==> job 2558 <==
// battle_ship
module battle_ship(
      input wire clk,			 
      input wire clr,
      input wire btnU,
      input wire btnD,
      input wire btnR,
      input wire btnL,
      input wire sel,
	    input sw,
      output wire [2:0] red,	 
      output wire [2:0] green,   
      output wire [1:0] blue,	     
      output wire [3:0] an,
      output wire [7:0] seg,
      output wire hsync,		 
      output wire vsync			 
	);
make LEC_CHECK=0 CAP_MARGIN=20 CELL_PAD_IN_SITES_GLOBAL_PLACEMENT=0 CORE_ASPECT_RATIO=1.64 CORE_MARGIN=2 CORE_UTILIZATION=70 CTS_CLUSTER_DIAMETER=365 CTS_CLUSTER_SIZE=23 PLACE_DENSITY_LB_ADDON=0.14 SETUP_SLACK_MARGIN=1.14 SLEW_MARGIN=20 TNS_END_PERCENT=5 finish   # period 3.85 ns
run.sh (not shown) runs the stock make flow with config.mk's settings and CLKGATE_MAP_FILE=.
==> inputs of job 3955, as changes to job 2558 <==
Settings changed: CELL_PAD_IN_SITES_GLOBAL_PLACEMENT 0 to not set, CORE_ASPECT_RATIO 1.64 to not set, CORE_UTILIZATION 70 to 72, CTS_CLUSTER_DIAMETER 365 to not set, CTS_CLUSTER_SIZE 23 to not set, PLACE_DENSITY_LB_ADDON 0.14 to 0.2, SETUP_SLACK_MARGIN 1.14 to not set, TNS_END_PERCENT 5 to not set.
==> flow/constraint.sdc (replaced) <==
create_clock -name core_clock -period 3.54 [get_ports {clk}]
set_input_delay 0.7080 -clock core_clock [delete_from_list [all_inputs] [get_ports {clk}]]
set_output_delay 0.7080 -clock core_clock [all_outputs]
set_load 0.01 [all_outputs]
==> inputs of job 5390, as changes to job 2558 <==
Settings changed: ABC_AREA set to 1, CORE_UTILIZATION 70 to 69, CTS_CLUSTER_DIAMETER 365 to 206, SETUP_SLACK_MARGIN 1.14 to 0.53, TNS_END_PERCENT 5 to 85.
==> flow/constraint.sdc (replaced) <==
create_clock -name core_clock -period 3.91 [get_ports {clk}]
set_input_delay 0.7820 -clock core_clock [delete_from_list [all_inputs] [get_ports {clk}]]
set_output_delay 0.7820 -clock core_clock [all_outputs]
set_load 0.01 [all_outputs]
==> inputs of job 7888, as changes to job 2558 <==
Settings changed: CELL_PAD_IN_SITES_GLOBAL_PLACEMENT 0 to not set, CORE_ASPECT_RATIO 1.64 to not set, CORE_UTILIZATION 70 to 54, CTS_CLUSTER_DIAMETER 365 to not set, CTS_CLUSTER_SIZE 23 to 61, PLACE_DENSITY_LB_ADDON 0.14 to not set, SETUP_SLACK_MARGIN 1.14 to not set, TNS_END_PERCENT 5 to not set.
==> flow/constraint.sdc (replaced) <==
create_clock -name core_clock -period 5.4 [get_ports {clk}]
set_input_delay 1.0800 -clock core_clock [delete_from_list [all_inputs] [get_ports {clk}]]
set_output_delay 1.0800 -clock core_clock [all_outputs]
set_load 0.01 [all_outputs]
==> results <==
Unique cell type count in the Yosys netlist: job 3955 103; job 5390 58; job 7888 103; job 2558 103
Nature of the critical path endpoint: job 3955 -; job 5390 -; job 7888 flop; job 2558 flop
Met2 routed wirelength: job 3955 -; job 5390 -; job 7888 20900 um; job 2558 25200 um
WP depth: job 3955 -; job 5390 -; job 7888 17; job 2558 17
Outcome: job 3955 did not finish; job 5390 did not finish; job 7888 timing/DRC/antenna clean; job 2558 complete, but fails checks
Failing step: job 3955 global routing; job 5390 global routing; job 7888 -; job 2558 -
Violated checks: job 3955 -; job 5390 -; job 7888 -; job 2558 setup timing
Maximum clock frequency: job 3955 -; job 5390 -; job 7888 0.230 GHz; job 2558 0.250 GHz
Leading cell kind: job 3955 -; job 5390 -; job 7888 multi-input combinational cells; job 2558 multi-input combinational cells
Buffering stage count on the worst path with inverters included: job 3955 -; job 5390 -; job 7888 0; job 2558 0
Endpoint of the worst register-to-register path: job 3955 -; job 5390 -; job 7888 confirm_select.pships[27]$_SDFFE_PP0P_; job 2558 confirm_select.pships[27]$_SDFFE_PP0P_
Placed standard-cell area: job 3955 0.0155 mm^2; job 5390 0.0174 mm^2; job 7888 0.0142 mm^2; job 2558 0.0148 mm^2
Largest driver fanout on the critical path: job 3955 -; job 5390 -; job 7888 8; job 2558 5
TritonCTS clock tree: job 3955 -; job 5390 -; job 7888 done; job 2558 done
Largest type area fraction: job 3955 34.2%; job 5390 34.2%; job 7888 34.2%; job 2558 34.2%
Setup slack after placement: job 3955 -0.243 ns; job 5390 -1.24 ns; job 7888 1.16 ns; job 2558 0.0569 ns
Final standard cell area without fillers: job 3955 -; job 5390 -; job 7888 0.0149 mm^2; job 2558 0.0159 mm^2
Seq power: job 3955 -; job 5390 -; job 7888 0.00185 W; job 2558 0.00257 W
Fin. Hold Viols: job 3955 -; job 5390 -; job 7888 0; job 2558 0
Number of buffers other than clock buffers in the final layout: job 3955 -; job 5390 -; job 7888 48; job 2558 165
Tightest hold margin: job 3955 -; job 5390 -; job 7888 0.451 ns; job 2558 0.446 ns
Highest routed layer: job 3955 -; job 5390 -; job 7888 met4; job 2558 met4
Compound-Gate Fraction of Synth Area: job 3955 25.8%; job 5390 17.4%; job 7888 25.8%; job 2558 25.8%
Vertical die dimension: job 3955 143 um; job 5390 186 um; job 7888 164 um; job 2558 184 um
Post-CTS setup repair buffer count: job 3955 9; job 5390 77; job 7888 0; job 2558 18
Wire length per cell after detailed routing: job 3955 -; job 5390 -; job 7888 22.6 um; job 2558 26.1 um
Flop share of the area: job 3955 -; job 5390 -; job 7888 31.8%; job 2558 30.1%
Area taken by flip-flops and latches: job 3955 -; job 5390 -; job 7888 0.00475 mm^2; job 2558 0.00479 mm^2
Clock buffers created by TritonCTS: job 3955 25; job 5390 14; job 7888 25; job 2558 14
No activity file was given, so power comes from the tool's default toggle rates.
